--- design/flow/config.mk ---
export PLATFORM = sky130hd
export DESIGN_NAME = calc
export DESIGN_NICKNAME = calc
export VERILOG_FILES = /design/flow/design.v
export SDC_FILE = /design/flow/constraint.sdc
export NUM_CORES = 4
export LEC_CHECK = 0
export ABC_AREA = 1
export CAP_MARGIN = 20
export CORE_ASPECT_RATIO = 0.5
export CORE_MARGIN = 2
export CORE_UTILIZATION = 72
export CTS_CLUSTER_DIAMETER = 400
export CTS_CLUSTER_SIZE = 96
export PLACE_DENSITY = 0.42
export SETUP_SLACK_MARGIN = 5.0
export SLEW_MARGIN = 20
export TNS_END_PERCENT = 15
--- design/flow/constraint.sdc ---
create_clock -name core_clock -period 29.2 [get_ports {clk}]
set_input_delay 5.8400 -clock core_clock [delete_from_list [all_inputs] [get_ports {clk}]]
set_output_delay 5.8400 -clock core_clock [all_outputs]
set_load 0.01 [all_outputs]
--- design/flow/design.v ---
module half_addr(
    input a,
    input b,
    output sum,
    output carry  
);
assign sum = a ^ b;
assign carry = a & b;
endmodule
module full_addr(
    input a,
    input b,
    input cin,  
    output sum,
    output carry  
);
assign sum = a ^ b ^ cin;
assign carry = (a & b) | (cin & (a ^ b));
endmodule
module i4_addr(
    input  [3:0] a,           
    input  [3:0] b,           
    input        cin,         
    input        valid_in,    
    output [3:0] sum,         
    output       group_g,     
    output       group_p,     
    output       ready_out    
);
wire [3:0] g, p;
assign g = a & b;           
assign p = a | b;           
wire c1, c2, c3;
assign c1 = g[0] | (p[0] & cin);
assign c2 = g[1] | (p[1] & g[0]) | (p[1] & p[0] & cin);
assign c3 = g[2] | (p[2] & g[1]) | (p[2] & p[1] & g[0]) | (p[2] & p[1] & p[0] & cin);
assign group_g = g[3] | (p[3] & g[2]) | (p[3] & p[2] & g[1]) | (p[3] & p[2] & p[1] & g[0]);
assign group_p = p[3] & p[2] & p[1] & p[0];
assign sum[0] = a[0] ^ b[0] ^ cin;
assign sum[1] = a[1] ^ b[1] ^ c1;
assign sum[2] = a[2] ^ b[2] ^ c2;
assign sum[3] = a[3] ^ b[3] ^ c3;
reg ready_out_reg;
always @(*) begin
    if (valid_in) begin
        ready_out_reg = 1'b1;
    end else begin
        ready_out_reg = 1'b0;
    end
end
assign ready_out = ready_out_reg;
endmodule
module i8_addr(
    input  [7:0] a,           
    input  [7:0] b,           
    input        cin,         
    input        valid_in,    
    output [7:0] sum,         
    output       group_g,     
    output       group_p,     
    output       ready_out    
);
wire [3:0] a_low  = a[3:0];
wire [3:0] a_high = a[7:4];
wire [3:0] b_low  = b[3:0];
wire [3:0] b_high = b[7:4];
wire c4;                
wire g_low, p_low;      
wire g_high, p_high;    
wire ready_low, ready_high;
i4_addr cla_low(
    .a(a_low), .b(b_low), .cin(cin), .valid_in(valid_in),
    .sum(sum[3:0]), .group_g(g_low), .group_p(p_low), .ready_out(ready_low)
);
i4_addr cla_high(
    .a(a_high), .b(b_high), .cin(c4), .valid_in(valid_in),
    .sum(sum[7:4]), .group_g(g_high), .group_p(p_high), .ready_out(ready_high)
);
assign c4 = g_low | (p_low & cin);
assign group_g = g_high | (p_high & g_low);
assign group_p = p_high & p_low;
assign ready_out = ready_low & ready_high;
endmodule
module i16_add(
    input  [15:0] a,          
    input  [15:0] b,          
    input        valid_in,    
    output [15:0] sum,        
    output       carry_out,   
    output       ready_out    
);
wire [7:0] a_low  = a[7:0];   
wire [7:0] a_high = a[15:8];  
wire [7:0] b_low  = b[7:0];
wire [7:0] b_high = b[15:8];
wire c0, c8;                
wire g_low, p_low;          
wire g_high, p_high;        
wire ready_low, ready_high; 
assign c0 = 1'b0;           
i8_addr cla_low_8bit(
    .a(a_low), .b(b_low), .cin(c0), .valid_in(valid_in),
    .sum(sum[7:0]), .group_g(g_low), .group_p(p_low), .ready_out(ready_low)
);
i8_addr cla_high_8bit(
    .a(a_high), .b(b_high), .cin(c8), .valid_in(valid_in),
    .sum(sum[15:8]), .group_g(g_high), .group_p(p_high), .ready_out(ready_high)
);
assign c8 = g_low | (p_low & c0);                   
assign carry_out = g_high | (p_high & g_low) | (p_high & p_low & c0);  
assign ready_out = ready_low & ready_high;
endmodule
module i16_sub(
    input  [15:0] a,          
    input  [15:0] b,          
    input        valid_in,    
    output [15:0] diff,       
    output       borrow_out,  
    output       ready_out    
);
wire [15:0] b_neg = ~b;  
wire [7:0] a_low  = a[7:0];
wire [7:0] a_high = a[15:8];
wire [7:0] b_low  = b_neg[7:0];
wire [7:0] b_high = b_neg[15:8];
wire c0, c8;               
wire g_low, p_low;         
wire g_high, p_high;       
wire ready_low, ready_high;
wire carry_result;
assign c0 = 1'b1;           
i8_addr cla_low_8bit(
    .a(a_low), .b(b_low), .cin(c0), .valid_in(valid_in),
    .sum(diff[7:0]), .group_g(g_low), .group_p(p_low), .ready_out(ready_low)
);
i8_addr cla_high_8bit(
    .a(a_high), .b(b_high), .cin(c8), .valid_in(valid_in),
    .sum(diff[15:8]), .group_g(g_high), .group_p(p_high), .ready_out(ready_high)
);
assign c8 = g_low | (p_low & c0);
assign carry_result = g_high | (p_high & g_low) | (p_high & p_low & c0);
assign borrow_out = ~carry_result;
assign ready_out = ready_low & ready_high;
endmodule
module i16_mul(
    input signed [15:0] a,    
    input signed [15:0] b,    
    input        valid_in,
    output signed [15:0] prod,  
    output       ready_out
);
wire sign_a = a[15];
wire sign_b = b[15];
wire sign_res = sign_a ^ sign_b;
wire [15:0] abs_a = sign_a ? (~a + 1'b1) : a;
wire [15:0] abs_b = sign_b ? (~b + 1'b1) : b;
reg [15:0] abs_prod;
integer i;
always @(*) begin
    abs_prod = 16'd0;
    for(i = 0; i < 16; i = i + 1) begin
        if(abs_b[i]) begin
            abs_prod = abs_prod + (abs_a << i);
        end
    end
end
assign prod = sign_res ? (~abs_prod + 1'b1) : abs_prod;
assign ready_out = valid_in;
endmodule
module i16_div(
    input signed [15:0] a,    
    input signed [15:0] b,    
    input        valid_in,
    output signed [15:0] quot,  
    output       ready_out
);
wire sign_a = a[15];
wire sign_b = b[15];
wire sign_res = sign_a ^ sign_b;
wire [15:0] abs_a = sign_a ? (~a + 1'b1) : a;
wire [15:0] abs_b = sign_b ? (~b + 1'b1) : b;
reg [15:0] abs_quot;
reg [31:0] temp_r;  
integer i;
always @(*) begin
    temp_r = 32'd0;
    if (abs_b == 0) begin
        abs_quot = 16'hFFFF;  
    end else begin
        abs_quot = 16'd0;
        temp_r = 32'd0;
        for(i = 15; i >= 0; i = i - 1) begin
            temp_r = temp_r << 1;
            temp_r[0] = abs_a[i];  
            if(temp_r >= {16'd0, abs_b}) begin
                temp_r = temp_r - {16'd0, abs_b};
                abs_quot[i] = 1'b1;
            end
        end
    end
end
assign quot = sign_res ? (~abs_quot + 1'b1) : abs_quot;
assign ready_out = valid_in;
endmodule
module calc(
    input clk,  
    input rst_n,  
    input [7:0] num,
    input [2:0] op,
    input start,
    output reg [15:0] result,
    output reg [15:0] display_val,  
    output [2:0] led_op,  
    output reg stop
);
reg [15:0] local_result;
reg local_stop;
localparam ADD = 3'd6;
localparam SUB = 3'd5;
localparam MUL = 3'd4;
localparam DIV = 3'd1;
localparam ENT = 3'd2;
localparam CLR = 3'd3;
reg [15:0] a, b;
reg [2:0] local_op;
assign led_op = local_op;  
wire [15:0] res_add, res_sub, res_mul, res_div;
i16_add u_add(.a(a), .b(b), .valid_in(1'b1), .sum(res_add), .carry_out(), .ready_out());
i16_sub u_sub(.a(a), .b(b), .valid_in(1'b1), .diff(res_sub), .borrow_out(), .ready_out());
i16_mul u_mul(.a(a), .b(b), .valid_in(1'b1), .prod(res_mul), .ready_out());
i16_div u_div(.a(a), .b(b), .valid_in(1'b1), .quot(res_div), .ready_out());
localparam S_INPUT_A = 2'b00;
localparam S_INPUT_B = 2'b01;
reg [2:0] state;
always @(posedge clk) begin
	if (~rst_n) begin
    	local_stop <= 0;
        a <= 0;
        b <= 0;
        local_result <= 0;
        display_val <= 0;
        local_op <= 0;
        state <= S_INPUT_A;
    end else begin
        if (~start&local_stop) begin
        local_stop <= 0;
        end else if (start&~local_stop) begin
            case (state)
            S_INPUT_A: begin
                if (op == CLR) begin
                    a <= 0; b <= 0; display_val <= 0; local_result <= 0; local_op <= 0;
                end else if (op == ADD || op == SUB || op == MUL || op == DIV) begin
                    local_op <= op;
                    b <= 0;
                    state <= S_INPUT_B;
                end else if (op == 0) begin
                    a <= a * 16'd10 + {8'd0, num};
                    display_val <= a * 16'd10 + {8'd0, num};
                end
            end
            S_INPUT_B: begin
                if (op == CLR) begin
                    a <= 0; b <= 0; display_val <= 0; local_result <= 0; local_op <= 0;
                    state <= S_INPUT_A;
                end else if (op == ENT) begin
                    case (local_op)
                    ADD: begin local_result <= res_add; display_val <= res_add; end
                    SUB: begin local_result <= res_sub; display_val <= res_sub; end
                    DIV: begin local_result <= res_div; display_val <= res_div; end
                    MUL: begin local_result <= res_mul; display_val <= res_mul; end
                    endcase
                    a <= 0;
                    local_op <= 0;  
                    state <= S_INPUT_A;
                end else if (op == 0) begin
                    b <= b * 16'd10 + {8'd0, num};
                    display_val <= b * 16'd10 + {8'd0, num};
                end
            end
            endcase
            local_stop <= 1;
        end
    end
end
always @(posedge clk) begin
    result <= local_result;
    stop <= local_stop;
end
endmodule
--- design/flow/run.sh ---
#!/bin/bash
# the make line also repeats each setting of config.mk as NAME=value (left out here)
make -C /OpenROAD-flow-scripts/flow DESIGN_CONFIG=/design/flow/config.mk WORK_HOME=/design/flow/orfs CLKGATE_MAP_FILE= finish
==> out/results.txt, run 1 <==
Biggest combinational cell group after synthesis = simple AND/OR/NAND/NOR gates
Floorplan row count = 55
Xor-xnor portion of the synthesized cell area = 0.0967
Share of flip-flops with an asynchronous set or reset after synthesis = 0
Error text reported by the tool = [ERROR DPL-0033] detailed placement checks failed during check placement.
Post-synth area hogs = sky130_fd_sc_hd__ha_1, sky130_fd_sc_hd__nand2_1, sky130_fd_sc_hd__inv_1
Core region area = 45,700 um^2
Sequential share of the synthesized area = 0.0517
GP Congestion = 1.13
Run status = stopped before the end
Synthesized flop and latch total = 87
Most frequent cells after synthesis = sky130_fd_sc_hd__nand2_1, sky130_fd_sc_hd__inv_1, sky130_fd_sc_hd__ha_1
Last stage = detailed placement (3_5_place_dp)
Height of the die = 157 um
Area share of the largest cell type after synthesis = 0.180
Simple logic cell fraction of the synthesized area = 0.356
Die area = 48,600 um^2
Average footprint of a synthesized cell = 6.08 um^2
Mapped Area = 33,700 um^2
Post-synth area from yosys stat = 33,700 um^2
Library cell occupying the most area in the post-synthesis netlist = sky130_fd_sc_hd__ha_1
Most instantiated flip-flop cell in the synthesis netlist = sky130_fd_sc_hd__dfxtp_1
Portion of netlist area occupied by mux cells = 0
Die span in x = 310 um
Number of distinct library cells after synthesis = 73
Share of the core filled by cells before placement = 0.737
Adder and majority gate portion of the synthesized area = 0.202
Cell count in the Yosys report = 5,539
Flip-flops with a built-in enable = 0
Number of top-level design ports = 50
Synth top cell by count = sky130_fd_sc_hd__nand2_1
Syn Inst Count = 5,539
Yosys aoi share = 0.181
Count of buffers from port buffering = 49
YS warnings = 4
Floorplan Nets = 6,075
stage by stage:
stage          hold WS, ns  std cells  TNS [ns]  setup WS [ns]
3_3_place_gp         0.337       7481   -215.51          -7.29
2_1_floorplan        0.331       5539   -359.75         -11.95
==> run 2: changes to the inputs <==
Settings changed: ABC_AREA 1 to default, CAP_MARGIN 20 to 40, CELL_PAD_IN_SITES_GLOBAL_PLACEMENT from default to 3, CORE_ASPECT_RATIO 0.5 to default, CORE_UTILIZATION 72 to 40, CTS_CLUSTER_DIAMETER 400 to 84, CTS_CLUSTER_SIZE 96 to default, HOLD_SLACK_MARGIN from default to 0.03, PLACE_DENSITY 0.42 to default, SETUP_SLACK_MARGIN 5.0 to default, TNS_END_PERCENT 15 to default.
Clock period 29.2 ns to 55.0 ns, I/O delays scaled along.
==> out/results.txt, run 2 <==
Run status = timing/DRC/antenna clean (was stopped before the end)
Most frequent cells after synthesis = sky130_fd_sc_hd__ha_1, sky130_fd_sc_hd__a21oi_1, sky130_fd_sc_hd__nor2_1 (was sky130_fd_sc_hd__nand2_1, sky130_fd_sc_hd__inv_1, sky130_fd_sc_hd__ha_1)
Die span in x = 289 um (was 310 um)
Mapped Area = 32,600 um^2 (was 33,700 um^2)
Endpoint type of the worst setup path = flop
Total number of H-tree levels = 3
Vias in the first global route = 32,934
Height of the die = 289 um (was 157 um)
Growth of design area from synthesis to finish = 14.9%
Post-route DRC = 0
Final hold violation count = 0
Crit path setup slack, layout = 4.11 ns
Number of filler instances in the final layout = 8,388
Yosys aoi share = 0.298 (was 0.181)
Most instantiated flip-flop cell in the synthesis netlist = sky130_fd_sc_hd__dfxtp_1 (unchanged)
Overall routing resource usage = 0.295
Slowest cell on crit path = sky130_fd_sc_hd__or4b_4
Total congestion overflow after global routing = 0
Post-route clock skew = 0.00864 ns
Portion of netlist area occupied by mux cells = 0.0354 (was 0)
Post-route standard cell area excluding fillers = 37,400 um^2
Standard cell area after detailed placement = 35,800 um^2
Flip-flops with a built-in enable = 0 (unchanged)
Delay-heaviest family, CP = AND-OR/OR-AND gates
Critical path endpoint = display_val[6]
Maximum count of clock buffers along a single path = 2
Min-Delay Endpoint = result[4]
CTS tree = built
Flip-flop and latch area = 1750 um^2
Number of distinct library cells after synthesis = 126 (was 73)
Synthesized flop and latch total = 87 (unchanged)
Worst hold path type = flop to flop
Critical path data arrival time = 51.18 ns
Headroom to the max-slew limit = 0.265
YS warnings = 4 (unchanged)
Number of cells on the worst reg-to-reg path = 297
Post-DR vias/cell = 5.86
Core region area = 80,500 um^2 (was 45,700 um^2)
Required time at the endpoint of the critical path = 55.29 ns
Most Frequent Cell on Critical Path = sky130_fd_sc_hd__a21oi_1
Origin of the worst min-delay path = local_result[4]
Master cell of the clock root buffer = sky130_fd_sc_hd__clkbuf_16
Simple logic cell fraction of the synthesized area = 0.246 (was 0.356)
Die area = 83,700 um^2 (was 48,600 um^2)
Final antenna-violating net count = 0
Crit path kind = flop to flop
Net total in the final layout = 5,381
Maximum number of pins on one net before global-route repair = 68
Floorplan Nets = 5,158 (was 6,075)
Number of logged tool warnings = 92
Total Wirelength = 127,000 um
Detailed-router iteration count before antenna repair = 6
Area share of the largest cell type after synthesis = 0.186 (was 0.180)
Detailed Route Iter0 Violations = 2,240
Pin slew with the least headroom to its limit = 1.09 ns
Number of antenna violations at the first check in global routing = 1
Late-Pin Clk Latency = 0.35 ns
Synth top cell by count = sky130_fd_sc_hd__ha_1 (was sky130_fd_sc_hd__nand2_1)
Post-CTS Hold Buffers = 0
Critical path origin = b[0]
Biggest combinational cell group after synthesis = AND-OR/OR-AND gates (was simple AND/OR/NAND/NOR gates)
Average wire per standard cell = 21.5 um
Clk pin slew, worst setup/hold paths = 0.07 ns
Maximum single-stage delay on the critical path = 0.53 ns
Post-synth area hogs = sky130_fd_sc_hd__ha_1, sky130_fd_sc_hd__a21oi_1, sky130_fd_sc_hd__xnor2_1 (was sky130_fd_sc_hd__ha_1, sky130_fd_sc_hd__nand2_1, sky130_fd_sc_hd__inv_1)
Cell depth of the worst setup path = 297
Setup repair after global routing missed its margin = yes
Library cell occupying the most area in the post-synthesis netlist = sky130_fd_sc_hd__ha_1 (unchanged)
Category of the worst setup path launch point = flop
Adder and majority gate portion of the synthesized area = 0.209 (was 0.202)
Syn Inst Count = 4,622 (was 5,539)
Count of buffers from port buffering = 49 (unchanged)
Count of antenna diodes in the layout = 0
Global-route wire length before repair = 194,000 um
Xor-xnor portion of the synthesized cell area = 0.104 (was 0.0967)
Max capacitance violation total = 0
End of the worst register-to-register path = display_val[6]
Combinational gate area = 30,000 um^2
Average footprint of a synthesized cell = 7.04 um^2 (was 6.08 um^2)
Final Util = 0.465
Share of flip-flops with an asynchronous set or reset after synthesis = 0 (unchanged)
Peak Freq = 19.7 MHz
GP Congestion = 0.951 (was 1.13)
Floorplan row count = 104 (was 55)
Sequential share of the synthesized area = 0.0535 (was 0.0517)
Detail Placement HPWL = 104,000 um
Max-slew violation count = 0
Number of cells on the worst hold path = 0
Reg-to-reg startpoint = b[0]
Routed vias = 34,635
Clock sinks = 87
Period Utilization, post-route = 0.925
Minimum clock period after layout = 50.89 ns
Setup slack at placement = -0.142 ns
Worst path buffer plus inverter count = 9
Total negative slack = 0 ns
Number of buffers created by CTS = 9
Number of top-level design ports = 50 (unchanged)
Post-synth area from yosys stat = 32,600 um^2 (was 33,700 um^2)
Share of the core filled by cells before placement = 0.404 (was 0.737)
Final-report setup violation count = 0
Cell count in the Yosys report = 4,622 (was 5,539)
Maximum fanout encountered on the critical timing path = 15
==> run 2: through the flow <==
stage / hold slack, ns / cells
2_1_floorplan: 0.331 / 4622
3_3_place_gp: 0.339 / 5809
3_5_place_dp: 0.340 / 5814
4_1_cts: 0.350 / 5831
5_1_grt: 0.353 / 5909
6_report: 0.353 / 5909
==> run 2: layout make-up <==
cell class,count,area share
repair buffers,354,0.0785
well taps,1060,0.0354
inverters,303,0.0304
clock buffers,9,0.00602
clock inverters,6,0.00187
multi-input cells,4090,0.801
flip-flops and latches,87,0.0466
==> run 2: metal layers <==
layer  wire (um)  global-route usage  vias to the layer above
met1       57800               0.388                    16393
met2       61200               0.522                      762
met4        3260              0.0689                        0
li1            -                   -                    17335
met3        4680              0.0199                      145
met5           0                   0                        -
==> run 2: repair_timing <==
action | 4_1_cts | 5_1_grt
buffers inserted | 2 | 67
hold endpoints to repair | 0 | 0
setup endpoints to repair | 5 | 32
pin swaps | 1 | 61
cloned | 0 | 5
gates resized | 3 | 187
==> run 3: changes to the inputs <==
Settings changed: ABC_AREA from default to 1, CAP_MARGIN 40 to 20, CELL_PAD_IN_SITES_GLOBAL_PLACEMENT 3 to default, CORE_UTILIZATION 40 to 70, CTS_CLUSTER_DIAMETER 84 to 194, CTS_CLUSTER_SIZE from default to 85, HOLD_SLACK_MARGIN 0.03 to default, MAX_ROUTING_LAYER from default to met4, PLACE_DENSITY from default to 0.6.
Clock period 55.0 ns to 45.8 ns, I/O delays scaled along.
==> out/results.txt, run 3 <==
Maximum single-stage delay on the critical path = 0.44 ns (was 0.53 ns)
Category of the worst setup path launch point = flop (unchanged)
Count of buffers from port buffering = 49 (unchanged)
Number of cells on the worst reg-to-reg path = 295 (was 297)
Number of buffers created by CTS = 9 (unchanged)
Synth top cell by count = sky130_fd_sc_hd__nand2_1 (was sky130_fd_sc_hd__ha_1)
Vias in the first global route = 33,309 (was 32,934)
Die area = 49,900 um^2 (was 83,700 um^2)
Flip-flops with a built-in enable = 0 (unchanged)
Post-route DRC = 0 (unchanged)
Required time at the endpoint of the critical path = 46.08 ns (was 55.29 ns)
Cell count in the Yosys report = 5,539 (was 4,622)
Post-DR vias/cell = 6.04 (was 5.86)
Max capacitance violation total = 0 (unchanged)
GR Layer Usage met3 = 0.0648 (was 0.0199)
Growth of design area from synthesis to finish = 7.03% (was 14.9%)
Total number of H-tree levels = 3 (unchanged)
Standard cell area after detailed placement = 34,900 um^2 (was 35,800 um^2)
Post-route standard cell area excluding fillers = 36,100 um^2 (was 37,400 um^2)
Worst path buffer plus inverter count = 35 (was 9)
Share of the core filled by cells before placement = 0.707 (was 0.404)
Endpoint type of the worst setup path = flop (unchanged)
Delay-heaviest family, CP = AND-OR/OR-AND gates (unchanged)
Share of flip-flops with an asynchronous set or reset after synthesis = 0 (unchanged)
Post-synth area hogs = sky130_fd_sc_hd__ha_1, sky130_fd_sc_hd__nand2_1, sky130_fd_sc_hd__inv_1 (was sky130_fd_sc_hd__ha_1, sky130_fd_sc_hd__a21oi_1, sky130_fd_sc_hd__xnor2_1)
Sequential share of the synthesized area = 0.0517 (was 0.0535)
Final Util = 0.757 (was 0.465)
Net total in the final layout = 6,184 (was 5,381)
Biggest combinational cell group after synthesis = simple AND/OR/NAND/NOR gates (was AND-OR/OR-AND gates)
Final-report setup violation count = 0 (unchanged)
Simple logic cell fraction of the synthesized area = 0.356 (was 0.246)
YS warnings = 4 (unchanged)
GRT met2 Usage = 0.672 (was 0.522)
Detailed-router iteration count before antenna repair = 10 (was 6)
GP Congestion = 1.05 (was 0.951)
Worst hold path type = flop to flop (unchanged)
Maximum count of clock buffers along a single path = 2 (unchanged)
Syn Inst Count = 5,539 (was 4,622)
Most Frequent Cell on Critical Path = sky130_fd_sc_hd__nand2_1 (was sky130_fd_sc_hd__a21oi_1)
Post-CTS Hold Buffers = 0 (unchanged)
Post-route clock skew = 0.00605 ns (was 0.00864 ns)
Origin of the worst min-delay path = local_result[15] (was local_result[4])
Slowest cell on crit path = sky130_fd_sc_hd__fa_1 (was sky130_fd_sc_hd__or4b_4)
Met1 Use GR = 0.549 (was 0.388)
Detail Placement HPWL = 85,700 um (was 104,000 um)
Critical path data arrival time = 43.04 ns (was 51.18 ns)
Mapped Area = 33,700 um^2 (was 32,600 um^2)
Synthesized flop and latch total = 87 (unchanged)
CTS tree = built (unchanged)
Xor-xnor portion of the synthesized cell area = 0.0967 (was 0.104)
Critical path origin = a[0] (was b[0])
Headroom to the max-slew limit = 0.282 (was 0.265)
Number of cells on the worst hold path = 0 (unchanged)
Clock sinks = 87 (unchanged)
Most instantiated flip-flop cell in the synthesis netlist = sky130_fd_sc_hd__dfxtp_1 (unchanged)
Master cell of the clock root buffer = sky130_fd_sc_hd__clkbuf_16 (unchanged)
Die span in x = 223 um (was 289 um)
Period Utilization, post-route = 0.934 (was 0.925)
Core region area = 47,600 um^2 (was 80,500 um^2)
Number of top-level design ports = 50 (unchanged)
Overall routing resource usage = 0.426 (was 0.295)
Reg-to-reg startpoint = a[0] (was b[0])
Routed vias = 37,877 (was 34,635)
Maximum number of pins on one net before global-route repair = 42 (was 68)
Total Wirelength = 109,000 um (was 127,000 um)
Average footprint of a synthesized cell = 6.08 um^2 (was 7.04 um^2)
Area share of the largest cell type after synthesis = 0.180 (was 0.186)
Top Usage Layer GRT = met2 (unchanged)
Run status = timing/DRC/antenna clean (unchanged)
Pin slew with the least headroom to its limit = 1.07 ns (was 1.09 ns)
Min-Delay Endpoint = result[15] (was result[4])
Peak Freq = 23.4 MHz (was 19.7 MHz)
Height of the die = 223 um (was 289 um)
Floorplan Nets = 6,075 (was 5,158)
Minimum clock period after layout = 42.76 ns (was 50.89 ns)
End of the worst register-to-register path = display_val[14] (was display_val[6])
Detailed Route Iter0 Violations = 3,995 (was 2,240)
Worst hold-check slack = 0.352 ns (was 0.353 ns)
Post-synth area from yosys stat = 33,700 um^2 (was 32,600 um^2)
Portion of netlist area occupied by mux cells = 0 (was 0.0354)
Floorplan row count = 80 (was 104)
Max-slew violation count = 0 (unchanged)
Number of logged tool warnings = 91 (was 92)
Crit path kind = flop to flop (unchanged)
Number of antenna violations at the first check in global routing = 1 (unchanged)
Number of distinct library cells after synthesis = 73 (was 126)
Total congestion overflow after global routing = 0 (unchanged)
Global-route wire length before repair = 170,000 um (was 194,000 um)
Setup slack at placement = -2.10 ns (was -0.142 ns)
Cell depth of the worst setup path = 295 (was 297)
Critical path endpoint = display_val[14] (was display_val[6])
Late-Pin Clk Latency = 0.35 ns (about the same)
Maximum fanout encountered on the critical timing path = 22 (was 15)
Library cell occupying the most area in the post-synthesis netlist = sky130_fd_sc_hd__ha_1 (unchanged)
Final hold violation count = 0 (unchanged)
Average wire per standard cell = 17.4 um (was 21.5 um)
Yosys aoi share = 0.181 (was 0.298)
Final antenna-violating net count = 0 (unchanged)
Crit path setup slack, layout = 3.04 ns (was 4.11 ns)
Adder and majority gate portion of the synthesized area = 0.202 (was 0.209)
Clk pin slew, worst setup/hold paths = 0.07 ns (about the same)
Most frequent cells after synthesis = sky130_fd_sc_hd__nand2_1, sky130_fd_sc_hd__inv_1, sky130_fd_sc_hd__ha_1 (was sky130_fd_sc_hd__ha_1, sky130_fd_sc_hd__a21oi_1, sky130_fd_sc_hd__nor2_1)
run 3: layout make-up:
cell class / instances / area (um^2)
antenna: 1 / 2.50
clock inverter: 7 / 68.8
timing repair inverter: 8 / 48.8
multi-input combinational: 4574 / 28600
fill: 4146 / 11600
clock buffer: 9 / 225
tap: 615 / 769
sequential: 87 / 1740
timing repair buffer: 197 / 1640
inverter: 771 / 2940
run 3: repair_timing:
| action | 4_1_cts | 5_1_grt |
|---|---|---|
| endpoints found under the setup margin | 32 | 32 |
| buffers inserted | 1 | 44 |
| resized | 14 | 126 |
| pin swaps | 3 | 26 |
| gates cloned | 8 | 9 |
run 3: routing by layer:
| layer | up-vias | routed length, um |
|---|---|---|
| met5 | - | 0 |
| met4 | 0 | 4980 |
| met3 | 345 | 11200 |
| met2 | 1896 | 47800 |
| met1 | 17033 | 45000 |
| li1 | 18603 | - |
run 3: metrics by stage:
step,std cells,TNS (ns)
global route,6269,-3.80
finish,6269,0
global placement,6190,-0.512
detailed placement,6190,-40.92
floorplan,5539,0
CTS,6215,0
==> run 4: changes to the inputs <==
Settings changed: CAP_MARGIN 20 to 15, CELL_PAD_IN_SITES_GLOBAL_PLACEMENT from default to 0, CORE_UTILIZATION 70 to 72, CTS_CLUSTER_DIAMETER 194 to 248, CTS_CLUSTER_SIZE 85 to default, GPL_ROUTABILITY_DRIVEN from default to 1, GPL_TIMING_DRIVEN from default to 1, MAX_ROUTING_LAYER met4 to default, MIN_ROUTING_LAYER from default to met1, PLACE_DENSITY 0.6 to 0.62, SETUP_SLACK_MARGIN from default to -1.07, SLEW_MARGIN 20 to 40, TNS_END_PERCENT from default to 10.
Clock period 45.8 ns to 43.4 ns, I/O delays scaled along.
==> out/results.txt, run 4 <==
Number of cells on the worst reg-to-reg path = 287 (was 295)
Xor-xnor portion of the synthesized cell area = 0.0967 (unchanged)
Met1 Use GR = 0.548 (was 0.549)
Library cell occupying the most area in the post-synthesis netlist = sky130_fd_sc_hd__ha_1 (unchanged)
Net total in the final layout = 6,259 (was 6,184)
Portion of netlist area occupied by mux cells = 0 (unchanged)
Min-Delay Endpoint = result[11] (was result[15])
Total congestion overflow after global routing = 0 (unchanged)
Syn Inst Count = 5,539 (unchanged)
Mapped Area = 33,700 um^2 (unchanged)
Final antenna-violating net count = 0 (unchanged)
Yosys aoi share = 0.181 (unchanged)
Max capacitance violation total = 0 (unchanged)
Number of distinct library cells after synthesis = 73 (unchanged)
Cell depth of the worst setup path = 287 (was 295)
End of the worst register-to-register path = display_val[10] (was display_val[14])
Delay-heaviest family, CP = AND-OR/OR-AND gates (unchanged)
Flip-flops with a built-in enable = 0 (unchanged)
Standard cell area after detailed placement = 35,500 um^2 (was 34,900 um^2)
Maximum single-stage delay on the critical path = 0.66 ns (was 0.44 ns)
Max-slew violation count = 0 (unchanged)
Slowest cell on crit path = sky130_fd_sc_hd__a32oi_1 (was sky130_fd_sc_hd__fa_1)
Clock sinks = 87 (unchanged)
Origin of the worst min-delay path = local_result[11] (was local_result[15])
Peak Freq = 24.0 MHz (was 23.4 MHz)
Count of buffers from port buffering = 49 (unchanged)
Detailed-router iteration count before antenna repair = 8 (was 10)
Required time at the endpoint of the critical path = 43.66 ns (was 46.08 ns)
Die area = 48,500 um^2 (was 49,900 um^2)
Maximum fanout encountered on the critical timing path = 14 (was 22)
Share of the core filled by cells before placement = 0.727 (was 0.707)
Average footprint of a synthesized cell = 6.08 um^2 (unchanged)
Most Frequent Cell on Critical Path = sky130_fd_sc_hd__nand2_1 (unchanged)
Number of logged tool warnings = 91 (unchanged)
Crit path kind = flop to flop (unchanged)
Late-Pin Clk Latency = 0.35 ns (about the same)
Overall routing resource usage = 0.430 (was 0.426)
Pin slew with the least headroom to its limit = 0.866 ns (was 1.07 ns)
Run status = timing/DRC/antenna clean (unchanged)
Worst path buffer plus inverter count = 29 (was 35)
YS warnings = 4 (unchanged)
Reg-to-reg startpoint = a[0] (unchanged)
GRT met2 Usage = 0.689 (was 0.672)
Most frequent cells after synthesis = sky130_fd_sc_hd__nand2_1, sky130_fd_sc_hd__inv_1, sky130_fd_sc_hd__ha_1 (unchanged)
Routed vias = 38,482 (was 37,877)
Clk pin slew, worst setup/hold paths = 0.07 ns (about the same)
GP Congestion = 1.08 (was 1.05)
Number of buffers created by CTS = 9 (unchanged)
Top Usage Layer GRT = met2 (unchanged)
Post-DR vias/cell = 6.07 (was 6.04)
GR Layer Usage met3 = 0.0887 (was 0.0648)
Post-synth area hogs = sky130_fd_sc_hd__ha_1, sky130_fd_sc_hd__nand2_1, sky130_fd_sc_hd__inv_1 (unchanged)
Number of cells on the worst hold path = 0 (unchanged)
Adder and majority gate portion of the synthesized area = 0.202 (unchanged)
Global-route wire length before repair = 170,000 um (about the same)
Detail Placement HPWL = 86,100 um (was 85,700 um)
Growth of design area from synthesis to finish = 8.65% (was 7.03%)
Final-report setup violation count = 0 (unchanged)
Combinational gate area = 28,600 um^2 (about the same)
Worst hold path type = flop to flop (unchanged)
Total Wirelength = 110,000 um (was 109,000 um)
Post-route standard cell area excluding fillers = 36,600 um^2 (was 36,100 um^2)
Maximum count of clock buffers along a single path = 2 (unchanged)
Floorplan Nets = 6,075 (unchanged)
Post-CTS Hold Buffers = 0 (unchanged)
Number of antenna violations at the first check in global routing = 0 (was 1)
Final hold violation count = 0 (unchanged)
Critical path data arrival time = 41.90 ns (was 43.04 ns)
Endpoint type of the worst setup path = flop (unchanged)
Master cell of the clock root buffer = sky130_fd_sc_hd__clkbuf_16 (unchanged)
Core region area = 46,400 um^2 (was 47,600 um^2)
Post-route clock skew = 0.00584 ns (was 0.00605 ns)
Maximum number of pins on one net before global-route repair = 36 (was 42)
Critical path origin = a[0] (unchanged)
Total number of H-tree levels = 3 (unchanged)
Area share of the largest cell type after synthesis = 0.180 (unchanged)
Minimum clock period after layout = 41.63 ns (was 42.76 ns)
CTS tree = built (unchanged)
Most instantiated flip-flop cell in the synthesis netlist = sky130_fd_sc_hd__dfxtp_1 (unchanged)
Vias in the first global route = 34,215 (was 33,309)
Detailed Route Iter0 Violations = 4,532 (was 3,995)
Synth top cell by count = sky130_fd_sc_hd__nand2_1 (unchanged)
Post-synth area from yosys stat = 33,700 um^2 (unchanged)
Die span in x = 220 um (was 223 um)
Cell count in the Yosys report = 5,539 (unchanged)
Post-route DRC = 0 (unchanged)
Average wire per standard cell = 17.3 um (was 17.4 um)
Critical path endpoint = display_val[10] (was display_val[14])
Synthesized flop and latch total = 87 (unchanged)
Floorplan row count = 79 (was 80)
Height of the die = 220 um (was 223 um)
Category of the worst setup path launch point = flop (unchanged)
Simple logic cell fraction of the synthesized area = 0.356 (unchanged)
Sequential share of the synthesized area = 0.0517 (unchanged)
Share of flip-flops with an asynchronous set or reset after synthesis = 0 (unchanged)
Headroom to the max-slew limit = 0.421 (was 0.282)
Biggest combinational cell group after synthesis = simple AND/OR/NAND/NOR gates (unchanged)
Number of top-level design ports = 50 (unchanged)
Period Utilization, post-route = 0.959 (was 0.934)
Flip-flop and latch area = 1750 um^2 (was 1740 um^2)
Number of filler instances in the final layout = 3,789 (was 4,146)
run 4: repair_timing:
item,CTS,global route
buffers inserted,1,38
resized,12,122
cloned,6,9
pin swaps,4,25
setup endpoints to repair,31,32
run 4: layout make-up:
cell class,instances,share of cell area
antenna,1,0.0000684
clock buffer,9,0.00615
clock inverter,7,0.00277
inverter,771,0.0801
multi-input combinational,4574,0.781
sequential,87,0.0477
tap,607,0.0207
timing repair buffer,274,0.0606
timing repair inverter,6,0.00106
run 4: through the flow:
step	util	cells	setup TNS, ns	hold WS, ns	setup WS (ns)
6_report	0.790	6336	0	0.350	1.77
5_1_grt	0.790	6335	-29.50	0.349	-1.68
4_1_cts	0.775	6288	-8.34	0.349	-0.895
3_5_place_dp	0.766	6265	-45.65	0.335	-2.27
3_3_place_gp	0.766	6265	-3.55	0.335	-0.464
2_1_floorplan	-	5539	-9.47	0.331	-1.05
run 4: metal layers:
metal	up-vias	part of all wire
li1	18750	-
met1	17277	0.40
met2	1988	0.43
met3	467	0.11
met4	0	0.060
met5	-	0
==> run 5: changes to the inputs <==
Settings changed: CELL_PAD_IN_SITES_GLOBAL_PLACEMENT 0 to 3, CORE_UTILIZATION 72 to 58, CTS_CLUSTER_DIAMETER 248 to default, GPL_TIMING_DRIVEN 1 to default, HOLD_SLACK_MARGIN from default to 0.21, MAX_ROUTING_LAYER from default to met5, MIN_ROUTING_LAYER met1 to default, PLACE_DENSITY 0.62 to default, PLACE_DENSITY_LB_ADDON from default to 0.06, SETUP_SLACK_MARGIN -1.07 to 5.0, SLEW_MARGIN 40 to 25, TNS_END_PERCENT 10 to default.
Clock period 43.4 ns to 40.7 ns, I/O delays scaled along.
==> out/results.txt, run 5 <==
Die area = 60,000 um^2 (was 48,500 um^2)
Biggest combinational cell group after synthesis = simple AND/OR/NAND/NOR gates (unchanged)
Mapped Area = 33,700 um^2 (unchanged)
Synth top cell by count = sky130_fd_sc_hd__nand2_1 (unchanged)
Xor-xnor portion of the synthesized cell area = 0.0967 (unchanged)
Synthesized flop and latch total = 87 (unchanged)
Sequential share of the synthesized area = 0.0517 (unchanged)
Die span in x = 245 um (was 220 um)
Simple logic cell fraction of the synthesized area = 0.356 (unchanged)
Post-synth area hogs = sky130_fd_sc_hd__ha_1, sky130_fd_sc_hd__nand2_1, sky130_fd_sc_hd__inv_1 (unchanged)
Most instantiated flip-flop cell in the synthesis netlist = sky130_fd_sc_hd__dfxtp_1 (unchanged)
Height of the die = 245 um (was 220 um)
Cell count in the Yosys report = 5,539 (unchanged)
Share of the core filled by cells before placement = 0.585 (was 0.727)
Last stage = global placement without I/O (3_1_place_gp_skip_io)
Flip-flops with a built-in enable = 0 (unchanged)
Number of distinct library cells after synthesis = 73 (unchanged)
Core region area = 57,600 um^2 (was 46,400 um^2)
Floorplan row count = 88 (was 79)
Average footprint of a synthesized cell = 6.08 um^2 (unchanged)
Syn Inst Count = 5,539 (unchanged)
Area share of the largest cell type after synthesis = 0.180 (unchanged)
Yosys aoi share = 0.181 (unchanged)
Most frequent cells after synthesis = sky130_fd_sc_hd__nand2_1, sky130_fd_sc_hd__inv_1, sky130_fd_sc_hd__ha_1 (unchanged)
YS warnings = 4 (unchanged)
Portion of netlist area occupied by mux cells = 0 (unchanged)
Error text reported by the tool = [ERROR FLW-0024] Place density exceeds 1.0 (current PLACE_DENSITY_LB_ADDON =  0.06). Please check if the value of  PLACE_DENSITY_LB_ADDON is between 0 and 0.99.
Adder and majority gate portion of the synthesized area = 0.202 (unchanged)
Share of flip-flops with an asynchronous set or reset after synthesis = 0 (unchanged)
Floorplan Nets = 6,075 (unchanged)
Library cell occupying the most area in the post-synthesis netlist = sky130_fd_sc_hd__ha_1 (unchanged)
Run status = stopped before the end (was timing/DRC/antenna clean)
Post-synth area from yosys stat = 33,700 um^2 (unchanged)
==> run 6: changes to the inputs <==
Settings changed: ABC_AREA 1 to default, CAP_MARGIN 15 to 20, CELL_PAD_IN_SITES_GLOBAL_PLACEMENT 3 to default, CORE_UTILIZATION 58 to 72, CTS_CLUSTER_DIAMETER from default to 139, GPL_ROUTABILITY_DRIVEN 1 to default, HOLD_SLACK_MARGIN 0.21 to -0.09, MAX_ROUTING_LAYER met5 to default, PLACE_DENSITY_LB_ADDON 0.06 to 0.24, SETUP_SLACK_MARGIN 5.0 to default, SLEW_MARGIN 25 to 20.
Clock period 40.7 ns to 32.1 ns, I/O delays scaled along.
==> out/results.txt, run 6 <==
Cell count in the Yosys report = 4,622 (was 5,539)
Biggest combinational cell group after synthesis = AND-OR/OR-AND gates (was simple AND/OR/NAND/NOR gates)
Floorplan Nets = 5,158 (was 6,075)
Synthesized flop and latch total = 87 (unchanged)
Height of the die = 217 um (was 245 um)
Mapped Area = 32,600 um^2 (was 33,700 um^2)
Core region area = 44,400 um^2 (was 57,600 um^2)
Syn Inst Count = 4,622 (was 5,539)
Share of the core filled by cells before placement = 0.733 (was 0.585)
Post-synth area from yosys stat = 32,600 um^2 (was 33,700 um^2)
Number of distinct library cells after synthesis = 126 (was 73)
Average footprint of a synthesized cell = 7.04 um^2 (was 6.08 um^2)
Most instantiated flip-flop cell in the synthesis netlist = sky130_fd_sc_hd__dfxtp_1 (unchanged)
Share of flip-flops with an asynchronous set or reset after synthesis = 0 (unchanged)
Library cell occupying the most area in the post-synthesis netlist = sky130_fd_sc_hd__ha_1 (unchanged)
Run status = stopped before the end (unchanged)
Portion of netlist area occupied by mux cells = 0.0354 (was 0)
Xor-xnor portion of the synthesized cell area = 0.104 (was 0.0967)
Number of top-level design ports = 50
Flip-flops with a built-in enable = 0 (unchanged)
Adder and majority gate portion of the synthesized area = 0.209 (was 0.202)
Die area = 46,900 um^2 (was 60,000 um^2)
GP Congestion = 1.08
Synth top cell by count = sky130_fd_sc_hd__ha_1 (was sky130_fd_sc_hd__nand2_1)
Simple logic cell fraction of the synthesized area = 0.246 (was 0.356)
Last stage = detailed placement (3_5_place_dp) (was global placement without I/O (3_1_place_gp_skip_io))
YS warnings = 4 (unchanged)
Floorplan row count = 77 (was 88)
Error text reported by the tool = Error: detail_place.tcl, 38 bad optional access (was [ERROR FLW-0024] Place density exceeds 1.0 (current PLACE_DENSITY_LB_ADDON =  0.06). Please check if the value of  PLACE_DENSITY_LB_ADDON is between 0 and 0.99.)
Post-synth area hogs = sky130_fd_sc_hd__ha_1, sky130_fd_sc_hd__a21oi_1, sky130_fd_sc_hd__xnor2_1 (was sky130_fd_sc_hd__ha_1, sky130_fd_sc_hd__nand2_1, sky130_fd_sc_hd__inv_1)
Area share of the largest cell type after synthesis = 0.186 (was 0.180)
Yosys aoi share = 0.298 (was 0.181)
Count of buffers from port buffering = 49
Sequential share of the synthesized area = 0.0535 (was 0.0517)
Die span in x = 217 um (was 245 um)
Most frequent cells after synthesis = sky130_fd_sc_hd__ha_1, sky130_fd_sc_hd__a21oi_1, sky130_fd_sc_hd__nor2_1 (was sky130_fd_sc_hd__nand2_1, sky130_fd_sc_hd__inv_1, sky130_fd_sc_hd__ha_1)
[run 6: through the flow]
stage             TNS [ns]  setup WS, ns  instances  hold slack, ns
global placement   -440.24        -14.18       6515           0.336
floorplan          -570.73        -18.36       4622           0.331
==> run 7: changes to the inputs <==
Settings changed: CORE_UTILIZATION 72 to 70, CTS_CLUSTER_DIAMETER 139 to default, CTS_CLUSTER_SIZE from default to 85, HOLD_SLACK_MARGIN -0.09 to default, MAX_ROUTING_LAYER from default to met4, PLACE_DENSITY from default to 0.6, PLACE_DENSITY_LB_ADDON 0.24 to default.
Clock period 32.1 ns to 46.9 ns, I/O delays scaled along.
==> out/results.txt, run 7 <==
Run status = finished with violations (was stopped before the end)
Set of violated layout checks = negative setup slack
Mapped Area = 32,600 um^2 (unchanged)
Max-slew violation count = 0
Origin of the worst min-delay path = local_result[8]
Library cell occupying the most area in the post-synthesis netlist = sky130_fd_sc_hd__ha_1 (unchanged)
Net total in the final layout = 5,697
Headroom to the max-slew limit = 0.126
Maximum number of pins on one net before global-route repair = 68
Floorplan row count = 79 (was 77)
Share of the core filled by cells before placement = 0.704 (was 0.733)
Detailed-router iteration count before antenna repair = 22
Detailed Route Iter0 Violations = 7,384
Count of buffers from port buffering = 49 (unchanged)
Share of flip-flops with an asynchronous set or reset after synthesis = 0 (unchanged)
Peak Freq = 19.9 MHz
Synth top cell by count = sky130_fd_sc_hd__ha_1 (unchanged)
Sequential share of the synthesized area = 0.0535 (unchanged)
Critical path data arrival time = 50.36 ns
Period Utilization, post-route = 1.07
End of the worst register-to-register path = display_val[14]
Max capacitance violation total = 0
Yosys aoi share = 0.298 (unchanged)
GP Congestion = 1.08 (about the same)
Cell count in the Yosys report = 4,622 (unchanged)
Global-route wire length before repair = 189,000 um
Min-Delay Endpoint = result[8]
Vias in the first global route = 36,278
Setup repair after global routing missed its margin = yes
Post-synth area hogs = sky130_fd_sc_hd__ha_1, sky130_fd_sc_hd__a21oi_1, sky130_fd_sc_hd__xnor2_1 (unchanged)
Worst hold-check slack = 0.356 ns
Total Wirelength = 139,000 um
Total congestion overflow after global routing = 0
Most frequent cells after synthesis = sky130_fd_sc_hd__ha_1, sky130_fd_sc_hd__a21oi_1, sky130_fd_sc_hd__nor2_1 (unchanged)
Setup slack at placement = -1.38 ns
Number of antenna violations at the first check in global routing = 15
Cell depth of the worst setup path = 307
Biggest combinational cell group after synthesis = AND-OR/OR-AND gates (unchanged)
Xor-xnor portion of the synthesized cell area = 0.104 (unchanged)
YS warnings = 4 (unchanged)
Overall routing resource usage = 0.505
Final-report setup violation count = 32
Late-Pin Clk Latency = 0.36 ns
Post-DR vias/cell = 7.23
Number of logged tool warnings = 93
Critical path endpoint = display_val[14]
Growth of design area from synthesis to finish = 24.6%
Clk pin slew, worst setup/hold paths = 0.07 ns
Most Frequent Cell on Critical Path = sky130_fd_sc_hd__o21ai_2
Endpoint type of the worst setup path = flop
Number of distinct library cells after synthesis = 126 (unchanged)
Maximum count of clock buffers along a single path = 2
Most instantiated flip-flop cell in the synthesis netlist = sky130_fd_sc_hd__dfxtp_1 (unchanged)
Final hold violation count = 0
Post-route DRC = 0
Portion of netlist area occupied by mux cells = 0.0354 (unchanged)
Crit path setup slack, layout = -3.23 ns
Average footprint of a synthesized cell = 7.04 um^2 (unchanged)
Detail Placement HPWL = 89,000 um
Worst hold path type = flop to flop
Final Util = 0.877
Final antenna-violating net count = 0
Height of the die = 220 um (was 217 um)
Average wire per standard cell = 23.9 um
Worst path buffer plus inverter count = 17
Delay-heaviest family, CP = AND-OR/OR-AND gates
Total number of H-tree levels = 3
Critical path origin = a[3]
Area share of the largest cell type after synthesis = 0.186 (unchanged)
Clock sinks = 87
Die span in x = 220 um (was 217 um)
Minimum clock period after layout = 50.13 ns
Number of cells on the worst hold path = 0
Floorplan Nets = 5,158 (unchanged)
Maximum single-stage delay on the critical path = 0.42 ns
Required time at the endpoint of the critical path = 47.14 ns
Post-synth area from yosys stat = 32,600 um^2 (unchanged)
Flip-flops with a built-in enable = 0 (unchanged)
Maximum fanout encountered on the critical timing path = 12
Post-CTS Hold Buffers = 0
Category of the worst setup path launch point = flop
Master cell of the clock root buffer = sky130_fd_sc_hd__clkbuf_16
Crit path kind = flop to flop
Pin slew with the least headroom to its limit = 1.30 ns
Number of cells on the worst reg-to-reg path = 307
Syn Inst Count = 4,622 (unchanged)
Die area = 48,200 um^2 (was 46,900 um^2)
Adder and majority gate portion of the synthesized area = 0.209 (unchanged)
Number of buffers created by CTS = 9
Post-route clock skew = 0.0111 ns
Simple logic cell fraction of the synthesized area = 0.246 (unchanged)
Reg-to-reg startpoint = a[3]
Synthesized flop and latch total = 87 (unchanged)
Core region area = 46,300 um^2 (was 44,400 um^2)
Slowest cell on crit path = sky130_fd_sc_hd__or3_4
CTS tree = built
Routed vias = 41,922
Number of top-level design ports = 50 (unchanged)
run 7: metal layers:
metal  global-route usage  routed length [um]
met5                    -                   0
met4                0.325               14000
met3                0.164               19800
met2                0.759               57200
met1                0.576               47600
run 7: area by class of cell:
class | instances | area [um^2]
clock inverter | 7 | 77.6
sequential | 87 | 1750
clock buffer | 9 | 225
antenna | 29 | 72.6
inverter | 303 | 1150
fill | 2582 | 5710
tap | 607 | 759
timing repair buffer | 669 | 5330
multi-input combinational | 4091 | 31200
run 7: repair_timing:
action | in CTS | in global routing
gates resized | 74 | 294
hold endpoints to repair | 0 | 0
gates cloned | 2 | 4
pin swaps | 72 | 228
endpoints found under the setup margin | 32 | 32
buffers inserted | 159 | 108
run 7: stage by stage:
step           TNS (ns)  instances  area, um^2
3_3_place_gp          0       5490       36500
6_report         -90.45       5802       40600
3_5_place_dp     -30.43       5490       36500
2_1_floorplan    -97.13       4622       33400
5_1_grt         -154.56       5793       40500
4_1_cts               0       5667       38300
==> run 8: changes to the inputs <==
Settings changed: ABC_AREA from default to 1, CAP_MARGIN 20 to 15, CELL_PAD_IN_SITES_GLOBAL_PLACEMENT from default to 0, CORE_UTILIZATION 70 to 72, CTS_CLUSTER_DIAMETER from default to 248, CTS_CLUSTER_SIZE 85 to 75, GPL_ROUTABILITY_DRIVEN from default to 1, GPL_TIMING_DRIVEN from default to 1, HOLD_SLACK_MARGIN from default to 0.29, MAX_ROUTING_LAYER met4 to default, MIN_ROUTING_LAYER from default to met1, PLACE_DENSITY 0.6 to 0.62, SETUP_SLACK_MARGIN from default to -1.07, SLEW_MARGIN 20 to 40, TNS_END_PERCENT from default to 10.
Clock period 46.9 ns to 35.4 ns, I/O delays scaled along.
==> out/results.txt, run 8 <==
Library cell occupying the most area in the post-synthesis netlist = sky130_fd_sc_hd__ha_1 (unchanged)
Simple logic cell fraction of the synthesized area = 0.356 (was 0.246)
Cell count in the Yosys report = 5,539 (was 4,622)
Most frequent cells after synthesis = sky130_fd_sc_hd__nand2_1, sky130_fd_sc_hd__inv_1, sky130_fd_sc_hd__ha_1 (was sky130_fd_sc_hd__ha_1, sky130_fd_sc_hd__a21oi_1, sky130_fd_sc_hd__nor2_1)
Share of the core filled by cells before placement = 0.727 (was 0.704)
Error text reported by the tool = [ERROR DPL-0033] detailed placement checks failed during check placement.
Run status = stopped before the end (was finished with violations)
Count of buffers from port buffering = 49 (unchanged)
Floorplan row count = 79 (unchanged)
Detail Placement HPWL = 107,000 um (was 89,000 um)
Floorplan Nets = 6,075 (was 5,158)
Standard cell area after detailed placement = 42,400 um^2 (was 36,500 um^2)
Share of flip-flops with an asynchronous set or reset after synthesis = 0 (unchanged)
Number of top-level design ports = 50 (unchanged)
Adder and majority gate portion of the synthesized area = 0.202 (was 0.209)
Portion of netlist area occupied by mux cells = 0 (was 0.0354)
Xor-xnor portion of the synthesized cell area = 0.0967 (was 0.104)
Last stage = clock tree synthesis (4_1_cts)
Mapped Area = 33,700 um^2 (was 32,600 um^2)
Biggest combinational cell group after synthesis = simple AND/OR/NAND/NOR gates (was AND-OR/OR-AND gates)
Most instantiated flip-flop cell in the synthesis netlist = sky130_fd_sc_hd__dfxtp_1 (unchanged)
Post-synth area from yosys stat = 33,700 um^2 (was 32,600 um^2)
Core region area = 46,400 um^2 (was 46,300 um^2)
YS warnings = 4 (unchanged)
Height of the die = 220 um (about the same)
Sequential share of the synthesized area = 0.0517 (was 0.0535)
GP Congestion = 1.06 (was 1.08)
Synth top cell by count = sky130_fd_sc_hd__nand2_1 (was sky130_fd_sc_hd__ha_1)
Syn Inst Count = 5,539 (was 4,622)
Yosys aoi share = 0.181 (was 0.298)
Area share of the largest cell type after synthesis = 0.180 (was 0.186)
Post-synth area hogs = sky130_fd_sc_hd__ha_1, sky130_fd_sc_hd__nand2_1, sky130_fd_sc_hd__inv_1 (was sky130_fd_sc_hd__ha_1, sky130_fd_sc_hd__a21oi_1, sky130_fd_sc_hd__xnor2_1)
Number of distinct library cells after synthesis = 73 (was 126)
Die area = 48,500 um^2 (was 48,200 um^2)
Average footprint of a synthesized cell = 6.08 um^2 (was 7.04 um^2)
Flip-flops with a built-in enable = 0 (unchanged)
Synthesized flop and latch total = 87 (unchanged)
Die span in x = 220 um (about the same)
run 8: per-stage QoR:
| step | setup slack (ns) | utilization | hold WS, ns | instances |
|---|---|---|---|---|
| after floorplan | -5.75 | - | 0.331 | 5539 |
| after global placement | -0.693 | 0.914 | 0.335 | 7115 |
| after detailed placement | -3.79 | 0.914 | 0.337 | 7115 |
==> run 9: changes to the inputs <==
Settings changed: ABC_AREA 1 to default, CAP_MARGIN 15 to 20, CELL_PAD_IN_SITES_DETAIL_PLACEMENT from default to 1, CELL_PAD_IN_SITES_GLOBAL_PLACEMENT 0 to 3, CORE_UTILIZATION 72 to 40, CTS_CLUSTER_DIAMETER 248 to default, CTS_CLUSTER_SIZE 75 to default, GPL_ROUTABILITY_DRIVEN 1 to default, GPL_TIMING_DRIVEN 1 to default, HOLD_SLACK_MARGIN 0.29 to default, MAX_ROUTING_LAYER from default to met4, PLACE_DENSITY 0.62 to 0.6, SETUP_SLACK_MARGIN -1.07 to default, SLEW_MARGIN 40 to 20, TNS_END_PERCENT 10 to default.
Clock period 35.4 ns to 32.5 ns, I/O delays scaled along.
==> out/results.txt, run 9 <==
Run status = stopped before the end (unchanged)
Last stage = global routing (5_1_grt) (was clock tree synthesis (4_1_cts))
Yosys aoi share = 0.298 (was 0.181)
Floorplan Nets = 5,158 (was 6,075)
Synthesized flop and latch total = 87 (unchanged)
Count of buffers from port buffering = 49 (unchanged)
Share of the core filled by cells before placement = 0.404 (was 0.727)
Mapped Area = 32,600 um^2 (was 33,700 um^2)
Die area = 83,700 um^2 (was 48,500 um^2)
Most instantiated flip-flop cell in the synthesis netlist = sky130_fd_sc_hd__dfxtp_1 (unchanged)
Post-synth area from yosys stat = 32,600 um^2 (was 33,700 um^2)
Post-synth area hogs = sky130_fd_sc_hd__ha_1, sky130_fd_sc_hd__a21oi_1, sky130_fd_sc_hd__xnor2_1 (was sky130_fd_sc_hd__ha_1, sky130_fd_sc_hd__nand2_1, sky130_fd_sc_hd__inv_1)
Adder and majority gate portion of the synthesized area = 0.209 (was 0.202)
Die span in x = 289 um (was 220 um)
Core region area = 80,500 um^2 (was 46,400 um^2)
Area share of the largest cell type after synthesis = 0.186 (was 0.180)
Number of buffers created by CTS = 9
Standard cell area after detailed placement = 45,500 um^2 (was 42,400 um^2)
YS warnings = 4 (unchanged)
Master cell of the clock root buffer = sky130_fd_sc_hd__clkbuf_16
Biggest combinational cell group after synthesis = AND-OR/OR-AND gates (was simple AND/OR/NAND/NOR gates)
Clock sinks = 87
Flip-flops with a built-in enable = 0 (unchanged)
Number of distinct library cells after synthesis = 126 (was 73)
Simple logic cell fraction of the synthesized area = 0.246 (was 0.356)
Maximum count of clock buffers along a single path = 2
Height of the die = 289 um (was 220 um)
Sequential share of the synthesized area = 0.0535 (was 0.0517)
Library cell occupying the most area in the post-synthesis netlist = sky130_fd_sc_hd__ha_1 (unchanged)
Synth top cell by count = sky130_fd_sc_hd__ha_1 (was sky130_fd_sc_hd__nand2_1)
Post-CTS Hold Buffers = 0
Xor-xnor portion of the synthesized cell area = 0.104 (was 0.0967)
Portion of netlist area occupied by mux cells = 0.0354 (was 0)
Share of flip-flops with an asynchronous set or reset after synthesis = 0 (unchanged)
Syn Inst Count = 4,622 (was 5,539)
Cell count in the Yosys report = 4,622 (was 5,539)
Most frequent cells after synthesis = sky130_fd_sc_hd__ha_1, sky130_fd_sc_hd__a21oi_1, sky130_fd_sc_hd__nor2_1 (was sky130_fd_sc_hd__nand2_1, sky130_fd_sc_hd__inv_1, sky130_fd_sc_hd__ha_1)
GP Congestion = 0.953 (was 1.06)
Total number of H-tree levels = 3
Number of top-level design ports = 50 (unchanged)
Detail Placement HPWL = 125,000 um (was 107,000 um)
Average footprint of a synthesized cell = 7.04 um^2 (was 6.08 um^2)
Floorplan row count = 104 (was 79)
==> run 9: stage by stage <==
stage,instances,util,worst slack [ns]
4_1_cts,7504,0.616,-14.71
3_5_place_dp,7075,0.565,-17.40
3_3_place_gp,7075,0.565,-15.02
2_1_floorplan,4622,-,-17.96
==> run 9: timing repair <==
action / in CTS
cloned: 2
buffers inserted: 412
resized: 170
endpoints found under the setup margin: 32
pin swaps: 152
==> run 10: changes to the inputs <==
Settings changed: CAP_MARGIN 20 to 0, CORE_MARGIN 2 to 5, MAX_ROUTING_LAYER met4 to met5, MIN_ROUTING_LAYER met1 to met2, TNS_END_PERCENT from default to 15.
Clock period 32.5 ns to 70.1 ns, I/O delays scaled along.
==> out/results.txt, run 10 <==
Run status = timing/DRC/antenna clean (was stopped before the end)
Number of antenna violations at the first check in global routing = 0
Yosys aoi share = 0.298 (unchanged)
Max-slew violation count = 0
Final-report setup violation count = 0
Share of the core filled by cells before placement = 0.404 (about the same)
Critical path endpoint = display_val[4]
Library cell occupying the most area in the post-synthesis netlist = sky130_fd_sc_hd__ha_1 (unchanged)
Total Wirelength = 137,000 um
Maximum count of clock buffers along a single path = 2 (unchanged)
Overall routing resource usage = 0.454
Net total in the final layout = 5,151
Origin of the worst min-delay path = local_result[6]
Maximum number of pins on one net before global-route repair = 68
Cell count in the Yosys report = 4,622 (unchanged)
Mapped Area = 32,600 um^2 (unchanged)
Sequential share of the synthesized area = 0.0535 (unchanged)
Late-Pin Clk Latency = 0.36 ns
Category of the worst setup path launch point = flop
Final Util = 0.432
Most instantiated flip-flop cell in the synthesis netlist = sky130_fd_sc_hd__dfxtp_1 (unchanged)
Detailed-router iteration count before antenna repair = 10
Number of cells on the worst hold path = 0
End of the worst register-to-register path = display_val[4]
Xor-xnor portion of the synthesized cell area = 0.104 (unchanged)
Synth top cell by count = sky130_fd_sc_hd__ha_1 (unchanged)
Average footprint of a synthesized cell = 7.04 um^2 (unchanged)
Master cell of the clock root buffer = sky130_fd_sc_hd__clkbuf_16 (unchanged)
Count of buffers from port buffering = 49 (unchanged)
Most frequent cells after synthesis = sky130_fd_sc_hd__ha_1, sky130_fd_sc_hd__a21oi_1, sky130_fd_sc_hd__nor2_1 (unchanged)
CTS tree = built
Core region area = 80,700 um^2 (was 80,500 um^2)
Detailed Route Iter0 Violations = 8,323
Number of buffers created by CTS = 9 (unchanged)
Growth of design area from synthesis to finish = 7.11%
Peak Freq = 15.5 MHz
Cell depth of the worst setup path = 309
Cell Count Post-Placement = 5,654 (was 7,075)
Crit path setup slack, layout = 5.75 ns
Clock sinks = 87 (unchanged)
Slowest cell on crit path = sky130_fd_sc_hd__o31ai_1
Post-DR vias/cell = 8.57
Critical path origin = a[5]
Post-CTS Hold Buffers = 0 (unchanged)
Simple logic cell fraction of the synthesized area = 0.246 (unchanged)
Floorplan row count = 104 (unchanged)
Clk pin slew, worst setup/hold paths = 0.08 ns
Total negative slack = 0 ns
Required time at the endpoint of the critical path = 70.35 ns
Die area = 87,200 um^2 (was 83,700 um^2)
Average wire per standard cell = 24.1 um
Headroom to the max-slew limit = 0.233
Routed vias = 48,714
Setup slack at placement = 5.60 ns (was -17.40 ns)
Worst path buffer plus inverter count = 21
Global-route wire length before repair = 208,000 um
Synthesized flop and latch total = 87 (unchanged)
Min-Delay Endpoint = result[6]
Number of distinct library cells after synthesis = 126 (unchanged)
Period Utilization, post-route = 0.918
Syn Inst Count = 4,622 (unchanged)
Delay-heaviest family, CP = AND-OR/OR-AND gates
Setup repair after global routing missed its margin = no
Post-route clock skew = 0.00910 ns
Pin slew with the least headroom to its limit = 1.12 ns
Height of the die = 295 um (was 289 um)
Critical path data arrival time = 64.60 ns
Worst hold path type = flop to flop
Maximum fanout encountered on the critical timing path = 43
Flip-flops with a built-in enable = 0 (unchanged)
Share of flip-flops with an asynchronous set or reset after synthesis = 0 (unchanged)
Vias in the first global route = 53,263
Endpoint type of the worst setup path = flop
Minimum clock period after layout = 64.35 ns
GP Congestion = 1.06 (was 0.953)
Max capacitance violation total = 0
Number of cells on the worst reg-to-reg path = 309
Area share of the largest cell type after synthesis = 0.186 (unchanged)
Final antenna-violating net count = 0
Post-synth area from yosys stat = 32,600 um^2 (unchanged)
Number of top-level design ports = 50 (unchanged)
Portion of netlist area occupied by mux cells = 0.0354 (unchanged)
Total number of H-tree levels = 3 (unchanged)
Floorplan Nets = 5,158 (unchanged)
Adder and majority gate portion of the synthesized area = 0.209 (unchanged)
Maximum single-stage delay on the critical path = 0.78 ns
Biggest combinational cell group after synthesis = AND-OR/OR-AND gates (unchanged)
Die span in x = 295 um (was 289 um)
Number of logged tool warnings = 91
Final hold violation count = 0
Detail Placement HPWL = 108,000 um (was 125,000 um)
YS warnings = 4 (unchanged)
Crit path kind = flop to flop
Finished Layout Cells = 5,685
Post-route DRC = 0
Total congestion overflow after global routing = 0
Most Frequent Cell on Critical Path = sky130_fd_sc_hd__o21ai_0
Post-synth area hogs = sky130_fd_sc_hd__ha_1, sky130_fd_sc_hd__a21oi_1, sky130_fd_sc_hd__xnor2_1 (unchanged)
Reg-to-reg startpoint = a[5]
-- run 10: timing repair --
action | CTS | global route
setup buffers | 0 | 9
resized | 0 | 8
setup endpoints to repair | 0 | 32
-- run 10: layout make-up --
type	count	area, um^2
inverter	303	1140
antenna	5	12.5
clock inverter	7	76.3
clock buffer	9	225
tap	1060	1330
multi-input combinational	4089	29300
timing repair buffer	125	1060
fill	10429	45800
sequential	87	1740
-- run 10: routing by layer --
layer  up-vias  GRT usage  wire, um
met3      1494      0.589     54400
li1      16681          -         -
met4        46     0.0788     14900
met1     16773          -         0
met5         -      0.170      1000
met2     13720      0.567     66800
-- run 10: metrics by stage --
step                      cell area, um^2  hold WS (ns)
after floorplan                     32600         0.331
after global placement              34400         0.346
after detailed placement            34400         0.349
after CTS                           34700         0.361
after global routing                34900         0.363
final                               34900         0.361
